==> inputs of job 2130 <==
==> flow/design.v <==
module pokey_advanced (
    input clk,               
    input enable_179mhz,     
    input reset_n,           
    input [3:0] addr,        
    input [7:0] din,         
    input we,                
    output reg audio_pwm     
);
    reg [7:0] audf [0:3];  
    reg [7:0] audc [0:3];  
    reg [7:0] audctl;      
    reg [3:0]  poly4;
    reg [4:0]  poly5;
    reg [16:0] poly17; 
    reg [15:0] counter [0:3]; 
    reg [3:0]  chan_out;    
    reg [4:0] count_64k;    
    reg [6:0] count_15k;    
    reg tick_64khz;
    reg tick_15khz;
    always @(posedge clk) begin
        tick_64khz <= 0;
        tick_15khz <= 0;
        if (!reset_n) begin
            count_64k <= 0;
            count_15k <= 0;
        end else if (enable_179mhz) begin
            if (count_64k == 27) begin  
                count_64k <= 0;
                tick_64khz <= 1;
            end else begin
                count_64k <= count_64k + 1;
            end
            if (count_15k == 113) begin  
                count_15k <= 0;
                tick_15khz <= 1;
            end else begin
                count_15k <= count_15k + 1;
            end
        end
    end
    always @(posedge clk) begin
        if (!reset_n) begin
            audctl <= 0;
            audc[0]<=0; audc[1]<=0; audc[2]<=0; audc[3]<=0;
            audf[0]<=0; audf[1]<=0; audf[2]<=0; audf[3]<=0;
        end else if (we) begin
            case (addr)
                0: audf[0] <= din;
                1: audc[0] <= din;
                2: audf[1] <= din;
                3: audc[1] <= din;
                4: audf[2] <= din;
                5: audc[2] <= din;
                6: audf[3] <= din;
                7: audc[3] <= din;
                8: audctl <= din;
            endcase
        end
    end
    wire p4_next = !(poly4[3] ^ poly4[2]);
    wire p5_next = !(poly5[4] ^ poly5[2]);
    wire p17_next = !(poly17[16] ^ poly17[4]);
    always @(posedge clk) begin
        if (!reset_n) begin
            poly4 <= 4'b1011;
            poly5 <= 5'b10101;
            poly17 <= 17'b10101010101010101;
        end else if (enable_179mhz) begin
            poly4 <= {poly4[2:0], p4_next};
            poly5 <= {poly5[3:0], p5_next};
            poly17 <= {poly17[15:0], p17_next};
        end
    end
    wire link_12 = audctl[4];
    wire link_34 = audctl[3];
    wire use_15khz = audctl[0];  
    integer i;
    reg channel_tick;  
    always @(posedge clk) begin
        if (!reset_n) begin
            counter[0] <= 0; counter[1] <= 0; counter[2] <= 0; counter[3] <= 0;
            chan_out <= 0;
        end else
        for (i=0; i<4; i=i+1) begin
            channel_tick = (use_15khz) ? tick_15khz : tick_64khz;
            if (i == 0 && audctl[6]) channel_tick = enable_179mhz;
            if (i == 2 && audctl[5]) channel_tick = enable_179mhz;
            if (channel_tick) begin
                if (!((i==1 && link_12) || (i==3 && link_34))) begin
                    if (counter[i] == 0) begin
                        if (i==0 && link_12) 
                            counter[i] <= {audf[1], audf[0]}; 
                        else if (i==2 && link_34) 
                            counter[i] <= {audf[3], audf[2]}; 
                        else 
                            counter[i] <= audf[i];
                        case (audc[i][7:5])
                            3'b000: chan_out[i] <= poly17[16] && poly5[4];  
                            3'b001: chan_out[i] <= poly5[4];                
                            3'b010: chan_out[i] <= poly17[16] && poly5[4]; 
                            3'b011: chan_out[i] <= poly5[4];               
                            3'b100: chan_out[i] <= poly17[16];              
                            3'b101: chan_out[i] <= ~chan_out[i];            
                            3'b110: chan_out[i] <= poly17[16];             
                            3'b111: chan_out[i] <= ~chan_out[i];            
                        endcase
                    end else begin
                        counter[i] <= counter[i] - 1;
                    end
                end
            end
        end
    end
    reg [5:0] mixed_audio; 
    integer k;
    always @(*) begin
        mixed_audio = 0;
        for (k=0; k<4; k=k+1) begin
            if (chan_out[k]) begin
                mixed_audio = mixed_audio + audc[k][3:0];
            end
        end
    end
    reg [5:0] pwm_counter;
    always @(posedge clk) begin
        if (!reset_n) begin
            pwm_counter <= 0;
            audio_pwm <= 0;
        end else begin
            pwm_counter <= pwm_counter + 1;
            audio_pwm <= (pwm_counter < mixed_audio);
        end
    end
endmodule
==> flow/run.sh <==
#!/bin/bash
# the make line also repeats each setting of config.mk as NAME=value (left out here)
make -C /OpenROAD-flow-scripts/flow DESIGN_CONFIG=/design/flow/config.mk WORK_HOME=/design/flow/orfs CLKGATE_MAP_FILE= finish
==> flow/config.mk <==
export PLATFORM = sky130hd
export DESIGN_NAME = pokey_advanced
export DESIGN_NICKNAME = pokey_advanced
export VERILOG_FILES = /design/flow/design.v
export SDC_FILE = /design/flow/constraint.sdc
export NUM_CORES = 4
export LEC_CHECK = 0
export ABC_AREA = 1
export CAP_MARGIN = 20
export CORE_MARGIN = 2
export CORE_UTILIZATION = 59
export CTS_CLUSTER_DIAMETER = 387
export CTS_CLUSTER_SIZE = 100
export SLEW_MARGIN = 20
==> flow/constraint.sdc <==
create_clock -name core_clock -period 4.01 [get_ports {clk}]
set_input_delay 0.8020 -clock core_clock [delete_from_list [all_inputs] [get_ports {clk}]]
set_output_delay 0.8020 -clock core_clock [all_outputs]
set_load 0.01 [all_outputs]
==> inputs of job 1031, as changes to job 2130 <==
- ABC_AREA: 1 -> not set
- CORE_UTILIZATION: 59 -> 58
- CTS_CLUSTER_DIAMETER: 387 -> not set
- CTS_CLUSTER_SIZE: 100 -> not set
==> flow/constraint.sdc (replaced) <==
create_clock -name core_clock -period 4.12 [get_ports {clk}]
set_input_delay 0.8240 -clock core_clock [delete_from_list [all_inputs] [get_ports {clk}]]
set_output_delay 0.8240 -clock core_clock [all_outputs]
set_load 0.01 [all_outputs]
==> comparison <==
- Register-to-register slack: job 2130 is better than job 1031 (0.45 ns).
- Between job 2130 and job 1031, the lower core utilization is in job 2130 (gap 0.51 points).
- Against job 2130, the wire length of job 1031 is lower by about 4.5%.
- Job 2130 went through all stages and came out clean. Job 1031 finished but fails on setup timing.
- Between job 1031 and job 2130, the lower first-iteration DRC count is in job 1031 (gap 46%, measured against job 2130).
- In job 1031 the count of clock-buffer cells in the layout is higher than in job 2130, by 3.
- In job 1031 the via count is lower than in job 2130, by about 13%.
- Against job 2130, the power of job 1031 is lower by 13%.
- Against job 2130, the synthesized cell count of job 1031 is smaller by about 27%.
- Clock skew: job 1031 is higher than job 2130 (0.0036 ns).
- Against job 2130, the hold slack of job 1031 is better by 0.025 ns.
==> figures <==
Run status: job 1031 complete, but fails checks; job 2130 no timing/DRC/antenna violations
Layout check failures: job 1031 setup timing; job 2130 -
Synthesized instance count: job 1031 978; job 2130 1342
Hold-critical path endpoint: job 1031 poly17[12]; job 2130 audf[0][4]
Post-Route Setup TNS: job 1031 -0.1970 ns; job 2130 0 ns
Share of final layout cell area taken by non-clock buffers: job 1031 4.175%; job 2130 2.112%
Avg WL per Cell: job 1031 17.17 um; job 2130 13.73 um
Post-synthesis chip area from yosys: job 1031 8518 sq um; job 2130 8997 sq um
Synth unique cells: job 1031 68; job 2130 46
Ys cells: job 1031 978; job 2130 1342
Portion of the post-synthesis area used by sequential elements: job 1031 40.42%; job 2130 38.27%
Leak pwr: job 1031 3.820 nW; job 2130 4.591 nW
Die H: job 1031 125.2 um; job 2130 127.5 um
Most numerous cell in the Yosys netlist: job 1031 sky130_fd_sc_hd__dfxtp_1; job 2130 sky130_fd_sc_hd__nand2_1
Critical path arrival: job 1031 4.69 ns; job 2130 4.12 ns
Layout clock buffer count: job 1031 21; job 2130 18
Placed inst area: job 1031 8882 sq um; job 2130 9275 sq um
Worst-path clk slew: job 1031 0.07 ns; job 2130 0.06 ns
Net Sw Power: job 1031 0.8470 mW; job 2130 1.043 mW
Logic inverters: job 1031 21; job 2130 166
Launch point of the worst hold path: job 1031 poly17[12]; job 2130 audf[0][4]
Buffer count from post-CTS setup fixing: job 1031 5; job 2130 0

========
==> job 1168 <==
RTL: the design.v shown in full above, as it stands there.
Settings: LEC_CHECK=0, ABC_AREA=1, CAP_MARGIN=20, CORE_MARGIN=2, CORE_UTILIZATION=72, CTS_CLUSTER_DIAMETER=364, CTS_CLUSTER_SIZE=14, HOLD_SLACK_MARGIN=0.26, PLACE_DENSITY_LB_ADDON=0.19, SETUP_SLACK_MARGIN=0.74, SLEW_MARGIN=20; clock period 2.89 ns.
run.sh (not shown) runs the stock make flow with config.mk's settings and CLKGATE_MAP_FILE=.
==> inputs of job 5707, as changes to job 1168 <==
- ABC_AREA: 1 -> default
- CTS_CLUSTER_DIAMETER: 364 -> default
- CTS_CLUSTER_SIZE: 14 -> default
- HOLD_SLACK_MARGIN: 0.26 -> default
- PLACE_DENSITY_LB_ADDON: 0.19 -> default
- SETUP_SLACK_MARGIN: 0.74 -> default
==> flow/constraint.sdc (replaced) <==
create_clock -name core_clock -period 5.2 [get_ports {clk}]
set_input_delay 1.0400 -clock core_clock [delete_from_list [all_inputs] [get_ports {clk}]]
set_output_delay 1.0400 -clock core_clock [all_outputs]
set_load 0.01 [all_outputs]
==> inputs of job 3496, as changes to job 1168 <==
- ABC_AREA: 1 -> default
- CORE_UTILIZATION: 72 -> 14
- CTS_CLUSTER_DIAMETER: 364 -> default
- CTS_CLUSTER_SIZE: 14 -> default
- HOLD_SLACK_MARGIN: 0.26 -> default
- PLACE_DENSITY_LB_ADDON: 0.19 -> default
- SETUP_SLACK_MARGIN: 0.74 -> default
==> flow/constraint.sdc (replaced) <==
create_clock -name core_clock -period 8.42 [get_ports {clk}]
set_input_delay 1.6840 -clock core_clock [delete_from_list [all_inputs] [get_ports {clk}]]
set_output_delay 1.6840 -clock core_clock [all_outputs]
set_load 0.01 [all_outputs]
==> inputs of job 3335, as changes to job 1168 <==
- ABC_AREA: 1 -> default
- CORE_UTILIZATION: 72 -> 40
- CTS_CLUSTER_DIAMETER: 364 -> default
- CTS_CLUSTER_SIZE: 14 -> default
- HOLD_SLACK_MARGIN: 0.26 -> default
- PLACE_DENSITY_LB_ADDON: 0.19 -> default
- SETUP_SLACK_MARGIN: 0.74 -> default
==> flow/constraint.sdc (replaced) <==
create_clock -name core_clock -period 5.2 [get_ports {clk}]
set_input_delay 1.0400 -clock core_clock [delete_from_list [all_inputs] [get_ports {clk}]]
set_output_delay 1.0400 -clock core_clock [all_outputs]
set_load 0.01 [all_outputs]
==> comparison table <==
quantity                                                                                                  job 1168                 job 3496                 job 3335                 job 5707
Reg power frac                                                                                               44.1%                    49.7%                    48.7%                    46.8%
Pre-Place Util                                                                                               74.3%                    14.1%                    40.6%                    74.3%
Detailed-placement wirelength estimate                                                                     15.0 mm                  13.9 mm                  13.3 mm                  13.5 mm
Met1 WL                                                                                                    9.84 mm                  9.38 mm                  9.78 mm                  8.48 mm
Vias in the first global route                                                                               8,427                    6,556                    6,203                    7,054
Slack of the critical path                                                                               -0.817 ns                  3.38 ns                 0.358 ns                 0.321 ns
Post-synthesis chip area from yosys                                                                    0.00900 mm2              0.00852 mm2              0.00852 mm2              0.00852 mm2
Flop-to-flop setup slack                                                                                  -0.82 ns                  3.38 ns                  0.36 ns                  0.32 ns
Result of the run                                                                       complete, but fails checks  complete, no violations  complete, no violations  complete, no violations
Reasons for failing layout checks                                                                     setup timing                        -                        -                        -
Synthesized cell area                                                                                  0.00900 mm2              0.00852 mm2              0.00852 mm2              0.00852 mm2
Antenna violations before repair                                                                                 0                        3                        0                        0
Post-synthesis share of cell area spent on full adders, half adders and majority gates                       4.56%                    4.94%                    4.94%                    4.94%
Number of instances resized during post-cts repair                                                              16                        0                        0                        0
Setup repair after global routing missed its margin                                                           true                    false                    false                        -
Sequential fraction of the synthesis area                                                                    38.3%                    40.4%                    40.4%                    40.4%
Int Pwr                                                                                                  0.00413 W                0.00126 W                0.00212 W                0.00230 W
Register fraction of the total cell area                                                                     33.4%                    34.4%                    36.5%                    36.8%
Number of cells on the worst hold path                                                                           2                        2                        1                        2
Filler-free cell count of the finished design                                                                1,558                    1,753                    1,250                    1,115
Synth-to-layout area growth                                                                                  14.7%                    17.7%                    10.9%                    9.86%
Post-Synth AOI/OAI Area                                                                                      14.1%                    12.4%                    12.4%                    12.4%
Yosys top cell by instances                                                                                nand2_1                  dfxtp_1                  dfxtp_1                  dfxtp_1
Pin count of the biggest net entering global routing                                                            39                       64                       69                       63
Nets                                                                                                         1,424                    1,005                    1,009                    1,007
Pin slew with the least headroom to its limit                                                             0.687 ns                 0.986 ns                 0.847 ns                 0.863 ns

========
==> zinc: inputs <==
RTL: the design.v shown in full above, as it stands there.
Settings: LEC_CHECK=0, ABC_AREA=0, CAP_MARGIN=20, CORE_MARGIN=2, CORE_UTILIZATION=72, CTS_CLUSTER_DIAMETER=103, CTS_CLUSTER_SIZE=37, PLACE_DENSITY=0.37, SETUP_SLACK_MARGIN=0.87, SLEW_MARGIN=20; clock period 3.05 ns.
==> fjord: changes against zinc <==
Settings changed: ABC_AREA 0 to unset, CORE_UTILIZATION 72 to 70, CTS_CLUSTER_DIAMETER 103 to unset, CTS_CLUSTER_SIZE 37 to 31, HOLD_SLACK_MARGIN set to 0.26, PLACE_DENSITY 0.37 to unset, SETUP_SLACK_MARGIN 0.87 to unset.
==> flow/constraint.sdc (replaced) <==
create_clock -name core_clock -period 4.12 [get_ports {clk}]
set_input_delay 0.8240 -clock core_clock [delete_from_list [all_inputs] [get_ports {clk}]]
set_output_delay 0.8240 -clock core_clock [all_outputs]
set_load 0.01 [all_outputs]
==> deck_impl_summary.md <==
Flow Results at a Glance

Status
  – Status: finished with violations
  – Fail Reasons: setup timing

Global routing
  – Grt met2 use: 0.578

Drt
  – Detailed Route WL: 21000 microns
  – DR WL met3: 1210 microns
  – 1st-pass router iterations: 9

Worst setup path
  – Slowest cell on crit path: dfxtp_2

Finish
  – Layout Cells excl Fill: 1148
  – Clock buf/inv share: 0.0634
  – Layout area overhead: 14.5%
  – Layout net count: 1039

Placement
  – DPL Wire Length: 13900 microns

Timing
  – Slew headroom: 0.475
  – Total negative slack: -1.30 ns
  – Setup violators final: 1
  – Worst setup margin: -1.30 ns

Power and ir drop
  – Maximum resistive drop on vdd: 0.641 mV

Clock tree
  – CTS clk-pin slew, worst paths: 0.06 ns
the above is filed under zinc

==> deck_impl_summary.md <==
Flow Results at a Glance

Worst setup path
  – Slowest cell on crit path: fa_2
  – Crit path DAT: 4.78 ns

Drt
  – DR WL met3: 953 microns

Timing
  – Worst setup margin: -0.289 ns
  – Setup violators final: 1
  – Slew headroom: 0.429

Finish
  – Layout area overhead: 11.4%
  – Clock buf/inv share: 0.0586
  – Layout Cells excl Fill: 1138
  – Layout net count: 1025

Status
  – Fail Reasons: setup timing
  – Status: finished with violations

Global routing
  – Grt met2 use: 0.574

Power and ir drop
  – Maximum resistive drop on vdd: 0.310 mV

Placement
  – DPL Wire Length: 13300 microns

Clock tree
  – CTS clk-pin slew, worst paths: 0.07 ns
the above is filed under fjord


========
==> inputs of run a <==
// pokey_advanced: RTL as listed in full above, without the edits since
clock: 3.75 ns
lec_check: 0
abc_area: 0
cap_margin: 35
cell_pad_in_sites_global_placement: 1
core_aspect_ratio: 0.88
core_margin: 7
core_utilization: 18
cts_cluster_size: 52
gpl_routability_driven: 0
gpl_timing_driven: 0
max_routing_layer: met5
min_routing_layer: met1
place_density_lb_addon: 0.15
setup_slack_margin: 0.4
slew_margin: 10
==> run b: changes against run a <==
Settings changed: ABC_AREA 0 to 1, CELL_PAD_IN_SITES_GLOBAL_PLACEMENT 1 to unset, CORE_ASPECT_RATIO 0.88 to 1.27, CORE_MARGIN 7 to 2, CORE_UTILIZATION 18 to 72, CTS_CLUSTER_DIAMETER set to 113, CTS_CLUSTER_SIZE 52 to 24, GPL_ROUTABILITY_DRIVEN 0 to unset, GPL_TIMING_DRIVEN 0 to unset, SETUP_SLACK_MARGIN 0.4 to -0.05, SLEW_MARGIN 10 to 20.
==> flow/constraint.sdc (replaced) <==
create_clock -name core_clock -period 2.89 [get_ports {clk}]
set_input_delay 0.5780 -clock core_clock [delete_from_list [all_inputs] [get_ports {clk}]]
set_output_delay 0.5780 -clock core_clock [all_outputs]
set_load 0.01 [all_outputs]
==> comparison table <==
quantity	run a	run b
Post-cts gate resize count	14	15
Count of multi-input gates	725	968
Violation tally from detailed-route iteration zero	484	541
Syn Nets	1025	1389
Comb. pwr	221 uW	624 uW
Switching power as a share of total power	26.51%	27.43%
Final design area excluding fillers	0.01020 mm2	0.01023 mm2
Final wirelength	28640 um	23400 um
Yosys Chip Area	0.008518 mm2	0.008997 mm2
Outcome	complete, but fails checks	complete, but fails checks
Violated checks	negative setup slack	negative setup slack
IR drop worst, VDD	316.5 uV	566.1 uV
Xor/xnor share	3.907%	1.947%
Netlist cell types	68	46
PD cells	387.2 mW/mm2	520.8 mW/mm2
Data required time at the worst endpoint	4.13 ns	3.26 ns
Power figures rest on the tool's default switching activity, not on a simulated workload.
